run A:
// lascon_top
module lascon_top #(
    parameter int LASCON_VARIANT = 0
)(
    input  logic                                clk,
    input  logic                                rst,
    input  logic [2:0]                          mode_i,      
    input  logic [31:0]                         xof_len_i,   
    input  logic                                start_i,     
    input  logic                                abort_i,     
    output logic                                busy_o,      
    output logic                                done_o,      
    output logic                                tag_fail_o,  
    input  logic [63:0]                         s_axis_tdata,   
    input  logic [7:0]                          s_axis_tkeep,   
    input  logic [3:0]                          s_axis_tuser,   
    input  logic                                s_axis_tlast,   
    input  logic                                s_axis_tvalid,  
    output logic                                s_axis_tready,  
    output logic [63:0]                         m_axis_tdata,   
    output logic [7:0]                          m_axis_tkeep,   
    output logic [3:0]                          m_axis_tuser,   
    output logic                                m_axis_tlast,   
    output logic                                m_axis_tvalid,  
    input  logic                                m_axis_tready   
);
clock: 7.0 ns
lec_check: 0
cap_margin: 15
cell_pad_in_sites_global_placement: 2
core_aspect_ratio: 0.68
core_margin: 2
core_utilization: 26
gpl_timing_driven: 0
slew_margin: 10
run.sh (not shown) runs the stock make flow with config.mk's settings and CLKGATE_MAP_FILE=.
Complete run, failing final checks: run A, reason max-capacitance violations, max-slew violations, negative setup slack.
Setup changes, run A to run B
==> flow/config.mk <==
export PLATFORM = sky130hd
export DESIGN_NAME = lascon_top
export DESIGN_NICKNAME = lascon_top
export VERILOG_FILES = /design/flow/design.v
export SDC_FILE = /design/flow/constraint.sdc
export NUM_CORES = 4
export LEC_CHECK = 0
export CAP_MARGIN = 15
export CELL_PAD_IN_SITES_DETAIL_PLACEMENT = 2
export CELL_PAD_IN_SITES_GLOBAL_PLACEMENT = 2
export CORE_ASPECT_RATIO = 0.68
export CORE_MARGIN = 3
export CORE_UTILIZATION = 26
export CTS_CLUSTER_DIAMETER = 332
export CTS_CLUSTER_SIZE = 36
export GPL_TIMING_DRIVEN = 1
export MAX_ROUTING_LAYER = met4
export MIN_ROUTING_LAYER = met2
export SLEW_MARGIN = 0
### Flow results
Run B | ERROR | 5_1_grt. Per the comparison of run B with run A, half-perimeter wire length after detailed placement fell by about 10%, post-cts sizing count fell by 392. Run B vs run A on die footprint: run B is the higher one. Run B vs. run A: placer's final routability congestion estimate went up by about 16%, number of CTS-inserted buffers went down by 54, H-tree depth went down by 2. Minimum setup slack after placement | run B above run A.
> inputs changed (run B -> run C)
==> flow/config.mk <==
export PLATFORM = sky130hd
export DESIGN_NAME = lascon_top
export DESIGN_NICKNAME = lascon_top
export VERILOG_FILES = /design/flow/design.v
export SDC_FILE = /design/flow/constraint.sdc
export NUM_CORES = 4
export LEC_CHECK = 0
export CAP_MARGIN = 35
export CELL_PAD_IN_SITES_DETAIL_PLACEMENT = 0
export CORE_MARGIN = 2
export CORE_UTILIZATION = 53
export GPL_TIMING_DRIVEN = 1
export SLEW_MARGIN = 20
==> flow/constraint.sdc <==
create_clock -name core_clock -period 5.6 [get_ports {clk}]
set_input_delay 1.1200 -clock core_clock [delete_from_list [all_inputs] [get_ports {clk}]]
set_output_delay 1.1200 -clock core_clock [all_outputs]
set_load 0.01 [all_outputs]
==> results <==
Number of H-tree branching levels sits higher in run C than in run B. In run C the implementation completed, yet the final layout does not meet the checks, the culprit being negative setup slack. For die boundary height, dividing the value from run B by the value from run C gives 1.18. Run C vs run B: number of placed cells counting well taps down in run C.
What run D does differently from run C at the input level:
==> flow/config.mk <==
export PLATFORM = sky130hd
export DESIGN_NAME = lascon_top
export DESIGN_NICKNAME = lascon_top
export VERILOG_FILES = /design/flow/design.v
export SDC_FILE = /design/flow/constraint.sdc
export NUM_CORES = 4
export LEC_CHECK = 0
export CAP_MARGIN = 20
export CORE_MARGIN = 2
export CORE_UTILIZATION = 40
export SETUP_SLACK_MARGIN = 0.3
export SLEW_MARGIN = 20
==> flow/constraint.sdc <==
create_clock -name core_clock -period 6.76 [get_ports {clk}]
set_input_delay 1.3520 -clock core_clock [delete_from_list [all_inputs] [get_ports {clk}]]
set_output_delay 1.3520 -clock core_clock [all_outputs]
set_load 0.01 [all_outputs]
### Flow results
- Utilization sits lower in run D than in run C.
- Total routed wire length on the met1 layer was higher in run D than in run C.
- From run C to run D the numbers moved as follows: worst setup slack up 0.33 ns; instance area at placement moved down; number of design-rule violations left by the first detailed-router iteration decreased 1195; final standard cell count with taps included and fillers excluded has increased.
- In run D, number of cells on the worst hold path is lower than in run C.
- Looking at kind of critical path, the reg -> out result is from run C; the in -> out one comes from run D.
- Status for run C and run D: clean finish in run D only
- Complete run, failing final checks: run C, reason negative setup slack.
- The timing startpoint of the critical path comes out u_padder.state[2] in one run and s_axis_tkeep[5] in the other, namely in run C and run D respectively.
- The slowest cell on the critical path comes out sky130_fd_sc_hd__clkdlybuf4s50_1 in one run and sky130_fd_sc_hd__a21oi_2 in the other, namely in run C and run D respectively.
Input changes introduced in run E (baseline for comparison: run D):
-- flow/config.mk --
<<< run D, line 8
export CAP_MARGIN = 20
export CORE_MARGIN = 2
export CORE_UTILIZATION = 40
export SETUP_SLACK_MARGIN = 0.3
export SLEW_MARGIN = 20
>>> run E, line 8
export CAP_MARGIN = 20
export CORE_MARGIN = 2
export CORE_UTILIZATION = 63
export CTS_CLUSTER_DIAMETER = 358
export CTS_CLUSTER_SIZE = 35
export SETUP_SLACK_MARGIN = 0.3
export SLEW_MARGIN = 20
==> flow/constraint.sdc <==
create_clock -name core_clock -period 5.51 [get_ports {clk}]
set_input_delay 1.1020 -clock core_clock [delete_from_list [all_inputs] [get_ports {clk}]]
set_output_delay 1.1020 -clock core_clock [all_outputs]
set_load 0.01 [all_outputs]
--- outcome ---
Run E: GRT-0116 in 5_1_grt -> run aborted. Buffers inserted during post-CTS setup optimization for run E: 77 up relative to run D. Number of H-tree levels: lower on run E. Relative to run D, die area decreased by 46000 sq um in run E.

---

== exp/juniper ==
lascon_top again, from the RTL that the note above started with.
make LEC_CHECK=0 ABC_AREA=1 CAP_MARGIN=35 CELL_PAD_IN_SITES_DETAIL_PLACEMENT=2 CELL_PAD_IN_SITES_GLOBAL_PLACEMENT=2 CORE_MARGIN=3 CORE_UTILIZATION=24 GPL_ROUTABILITY_DRIVEN=0 GPL_TIMING_DRIVEN=0 PLACE_DENSITY_LB_ADDON=0.21 SETUP_SLACK_MARGIN=0.38 SLEW_MARGIN=20 TNS_END_PERCENT=65 finish   # period 3.9 ns
Nothing crashed in exp/juniper and all stages finished; the problem is that the final layout failed, the offending checks being setup timing.
#### Input delta (exp/nickel over exp/juniper)
- changing CORE_MARGIN from 3 to 8
- removing SETUP_SLACK_MARGIN (formerly 0.38)
- removing GPL_ROUTABILITY_DRIVEN (formerly 0)
- changing CELL_PAD_IN_SITES_DETAIL_PLACEMENT from 2 to 0
- removing TNS_END_PERCENT (formerly 65)
- removing ABC_AREA (formerly 1)
- removing CELL_PAD_IN_SITES_GLOBAL_PLACEMENT (formerly 2)
- changing PLACE_DENSITY_LB_ADDON from 0.21 to 0.24
Findings:
- Finished, but not clean: exp/nickel, with setup timing.
- [exp/nickel] total detailed-routing wirelength fell about 1.5% relative to exp/juniper
- exp/nickel: area overhead of the layout relative to synthesis 2.8 points above exp/juniper
- Changes observed in exp/nickel relative to exp/juniper: number of remaining DRC errors roughly the same; pre-CTS worst setup slack lower.

---

Starting RTL as in the previous note.
==> flow/design.v (excerpt) <==
module lascon_top #(
    parameter int LASCON_VARIANT = 0
)(
    input  logic                                clk,
    input  logic                                rst,
    input  logic [2:0]                          mode_i,      
    input  logic [31:0]                         xof_len_i,   
    input  logic                                start_i,     
    input  logic                                abort_i,     
    output logic                                busy_o,      
    output logic                                done_o,      
    output logic                                tag_fail_o,  
    input  logic [63:0]                         s_axis_tdata,   
    input  logic [7:0]                          s_axis_tkeep,   
    input  logic [3:0]                          s_axis_tuser,   
    input  logic                                s_axis_tlast,   
    input  logic                                s_axis_tvalid,  
    output logic                                s_axis_tready,  
    output logic [63:0]                         m_axis_tdata,   
    output logic [7:0]                          m_axis_tkeep,   
    output logic [3:0]                          m_axis_tuser,   
    output logic                                m_axis_tlast,   
    output logic                                m_axis_tvalid,  
    input  logic                                m_axis_tready   
);
clock: 5.04 ns
lec_check: 0
cap_margin: 20
core_margin: 2
core_utilization: 63
cts_cluster_diameter: 26
cts_cluster_size: 35
setup_slack_margin: 1.5
slew_margin: 20
The baseline ended with an error in global routing (5_1_grt).
Edit:
- CORE_UTILIZATION: 63 -> 40
- CTS_CLUSTER_DIAMETER: 26 -> default
- CTS_CLUSTER_SIZE: 35 -> default
- SETUP_SLACK_MARGIN: 1.5 -> 0.3
- clock period: 5.04 -> 9.86 ns (I/O delays scaled with it)
Now the flow produced a clean layout.
Die area rose by well over a third.
Synthesized area does not change.
Synthesized cell count is unchanged.
Edit:
- CORE_UTILIZATION: 40 -> 59
- CTS_CLUSTER_DIAMETER: default -> 247
- CTS_CLUSTER_SIZE: default -> 96
- clock period: 9.86 -> 4.35 ns (I/O delays scaled with it)
The new run did not get past global routing (5_1_grt) (GRT-0116).
Die area shrinks by 32%.
Synthesized area is unchanged.
Synthesized cell count is unchanged.

---

lascon_top again, from the RTL that the note above started with.
make LEC_CHECK=0 CAP_MARGIN=20 CORE_MARGIN=2 CORE_UTILIZATION=72 CTS_CLUSTER_DIAMETER=191 CTS_CLUSTER_SIZE=35 PLACE_DENSITY=0.81 SLEW_MARGIN=20 finish   # period 6.48 ns
The first run did not get past global routing (5_1_grt).
Edit:
- CORE_UTILIZATION: 72 -> 60
- CTS_CLUSTER_DIAMETER: 191 -> default
- CTS_CLUSTER_SIZE: 35 -> default
- PLACE_DENSITY: 0.81 -> default
- clock period: 6.48 -> 3.79 ns (I/O delays scaled with it)
- The new run never finished: it broke off in global routing (5_1_grt) with GRT-0116
- synthesized area does not change
- synthesized cell count stays the same
- die area grows by 20%
Edit:
- CORE_UTILIZATION: 60 -> 57
- SETUP_SLACK_MARGIN: default -> 0.57
What happened: The new run ended with an error in global routing (5_1_grt); synthesized area is unchanged; die area is higher by 5.2%; synthesized cell count does not change.
Edit:
- CORE_UTILIZATION: 57 -> 40
- SETUP_SLACK_MARGIN: 0.57 -> 0.3
- clock period: 3.79 -> 7.0 ns (I/O delays scaled with it)
This time the run went through all stages and came out clean. Synthesized cell count stays the same. Die size went up by 42%. Area after synthesis does not change.
Edit:
- ABC_AREA: default -> 1
- CORE_UTILIZATION: 40 -> 57
- CTS_CLUSTER_SIZE: default -> 94
- clock period: 7.0 -> 3.83 ns (I/O delays scaled with it)
Result:
- With this change the flow finished but failed the layout checks on setup timing
- design area climbs by 13%
- via count increases by about 20%
- setup slack loses 1.5 ns
